## run A
Design EC_TOP, start of the top module:
module EC_TOP(
    clk, rst_n, in_valid,
    in_Px, in_Py, in_Qx, in_Qy, in_prime, in_a,
    out_valid, out_Rx, out_Ry
);
clock: 59.2 ns
lec_check: 0
cap_margin: 20
core_margin: 2
core_utilization: 71
cts_cluster_diameter: 141
cts_cluster_size: 81
place_density_lb_addon: 0.25
slew_margin: 20
tns_end_percent: 5
run.sh (not shown) runs the stock make flow with config.mk's settings and CLKGATE_MAP_FILE=.
Completing all stages was not enough for run A: its layout failed the final checks because of max-capacitance violations, max-slew violations, negative setup slack.
### run A -> run B
Settings: PLACE_DENSITY_LB_ADDON: 0.25 -> 0.02; TNS_END_PERCENT: 5 -> 100; CTS_CLUSTER_DIAMETER: 141 -> unset; CORE_UTILIZATION: 71 -> 72; CTS_CLUSTER_SIZE: 81 -> unset; the clock period (ns, I/O delays scaled along): 59.2 -> 60.6.
==> comparison <==
- Run B never completed, since it errored out during global routing.
- Diff run B..run A | post-synthesis async set-or-reset flop share | unchanged
- Against run A, placed cell area in run B fell slightly.
- Site row count, run B vs run A: down slightly
- Compared with run A, in run B worst slack at placement went down by 0.028 ns; number of placed instances with taps included went down by 0.74%; full die area went down by 1.4%.
- Run B vs run A on vertical extent of the die: run B is the lower one.
- [compare] base=run A new=run B: width of the die saw a decrease, global placer's final weighted congestion saw an increase.
- Comparing run A against run B, there is no change at all in adder-cell area share of the yosys netlist.
- Run B ends up with a detailed placement HPWL that is 1.8 mm lower than in run A.
diff inputs: run B => run C
Settings: TNS_END_PERCENT no longer set, was 100; PLACE_DENSITY_LB_ADDON no longer set, was 0.02; CORE_UTILIZATION now 40, was 72; the clock period (ns, I/O delays scaled along) now 77.0, was 60.6.
Results
- Comparing run C against run B, there is no change at all in synthesized cell count.
- [compare] base=run B new=run C: post-CTS repair timing setup buffer count decreased by 124 relative to the old numbers; clock tree buffer depth shows no meaningful change.
- Total clock buffers created by CTS across run C and run B: no real change.
- Run C finished end to end and its layout was clean on timing, DRC and antenna.
- The flow ended early for run B: it failed with a tool error in global routing.
- Diff run B -> run C: chip width higher; die size now larger.
- Between run B and run C, the synthesized area figures differ only marginally.
- Changes observed in run C relative to run B: yosys stat chip area essentially unchanged, floorplan core density decreased 33 points, number of rows in the core area increased 23, post-synthesis simple-gate area fraction essentially unchanged.


rev 12:
EC_TOP again, from the RTL that the note above started with.
## EC_TOP
module EC_TOP(
    clk, rst_n, in_valid,
    in_Px, in_Py, in_Qx, in_Qy, in_prime, in_a,
    out_valid, out_Rx, out_Ry
);
input clk, rst_n, in_valid;
input [6-1:0] in_Px, in_Py, in_Qx, in_Qy, in_prime, in_a;
output reg out_valid;
output reg [6-1:0] out_Rx, out_Ry;
localparam S_IDLE = 0;
localparam S_IN_DATA = 1;
localparam S_P_ADD = 2;
localparam S_P_DOU = 3;
localparam S_XR_YR = 4;
localparam S_OUT = 5;
parameter IP_WIDTH = 6;
reg [2:0] current_state, next_state;
reg [3:0] cnt_s_p;
reg [2:0] cnt_xr_yr;
reg [5:0] px_reg;
reg [5:0] py_reg;
reg [5:0] qx_reg;
reg [5:0] qy_reg;
reg [5:0] a_reg;
reg [5:0] prime_reg;
wire [5:0] p_sub_xp;
wire [5:0] p_sub_yp;
wire [5:0] p_sub_xq;
wire [5:0] p_sub_xr;
wire [6:0] xq_xp1;
wire [6:0] yq_yp1;
wire [7:0] xr_w;
wire [6:0] xp2_3_a;
reg [5:0] xr_reg ;
reg [5:0] s_reg;
reg [11:0] mod_in;
wire [5:0] mod_out;
reg [IP_WIDTH-1:0]  IN_2;
wire [IP_WIDTH-1:0] OUT_INV;
reg [5:0] yp2_ip;
wire [6:0] xp_xr1;
wire [11:0]mul_out;
reg [5:0] mul_in1, mul_in2;
wire [6:0] s_xp_xr1_yp1;
always@(posedge clk or negedge rst_n) begin
    if(!rst_n)
        current_state <= S_IDLE;
    else
        current_state <= next_state;
end
always@(*) begin
    case (current_state)
        S_IDLE:    next_state = in_valid? S_IN_DATA:S_IDLE;
        S_IN_DATA: next_state = (px_reg==qx_reg && py_reg==qy_reg)? S_P_DOU:S_P_ADD;
        S_P_ADD:   next_state = (cnt_s_p==4)? S_XR_YR:S_P_ADD;
        S_P_DOU:   next_state = (cnt_s_p==8)? S_XR_YR:S_P_DOU;
        S_XR_YR:   next_state = (cnt_xr_yr==6)? S_OUT:S_XR_YR;
        S_OUT:     next_state = S_IDLE;
        default: next_state = S_IDLE;
    endcase
end
always @(posedge clk or negedge rst_n) begin
    if (!rst_n) 
        cnt_s_p <= 0;    
    else begin
        if(current_state==S_P_ADD && cnt_s_p<=3)
            cnt_s_p <= cnt_s_p + 1;
        else if(current_state==S_P_DOU && cnt_s_p<=7)
            cnt_s_p <= cnt_s_p + 1;
        else
            cnt_s_p <= 0;
    end  
end
always @(posedge clk or negedge rst_n) begin
    if (!rst_n) 
        cnt_xr_yr <= 0;    
    else begin
        if(current_state==S_XR_YR && cnt_xr_yr<=5)
            cnt_xr_yr <= cnt_xr_yr + 1;
        else
            cnt_xr_yr <= 0;
    end  
end
always@(posedge clk or negedge rst_n) begin
    if(!rst_n) 
        px_reg <= 0;
    else begin
        if(in_valid)
  ...
clock: 59.8 ns
lec_check: 0
cap_margin: 20
core_aspect_ratio: 0.92
core_margin: 2
core_utilization: 72
cts_cluster_diameter: 204
cts_cluster_size: 89
gpl_routability_driven: 0
place_density_lb_addon: 0.02
setup_slack_margin: 3.61
slew_margin: 20
tns_end_percent: 5
The flow for rev 12 finished, though final verification flagged negative setup slack.
> inputs changed (rev 12 -> rev 13)
- CTS_CLUSTER_DIAMETER removed (was 204)
- SETUP_SLACK_MARGIN removed (was 3.61)
- GPL_ROUTABILITY_DRIVEN removed (was 0)
- TNS_END_PERCENT removed (was 5)
- CORE_ASPECT_RATIO removed (was 0.92)
- PLACE_DENSITY_LB_ADDON removed (was 0.02)
- CTS_CLUSTER_SIZE removed (was 89)
- CORE_UTILIZATION changed from 72 to 66
- the clock period (ns, I/O delays scaled along) changed from 59.8 to 25.0
Results
Each of rev 13 and rev 12 falls short of a clean finish. Status(rev 13) = ERROR, stage = global routing (5_1_grt). Looking at pre-CTS setup slack across both flows, rev 13 is the weaker of the two, with rev 12 ahead. Per the comparison of rev 13 with rev 12, cell total after placement higher, number of placement rows shows an increase of about 9%, standard cell area after detailed placement rose by 0.0038 mm², number of buffers inserted during clock tree synthesis comparable. Against rev 12, rev 13 comes in 8.9% higher on chip area. Diff rev 12..rev 13 | summed standard-cell area reported by yosys | unchanged.
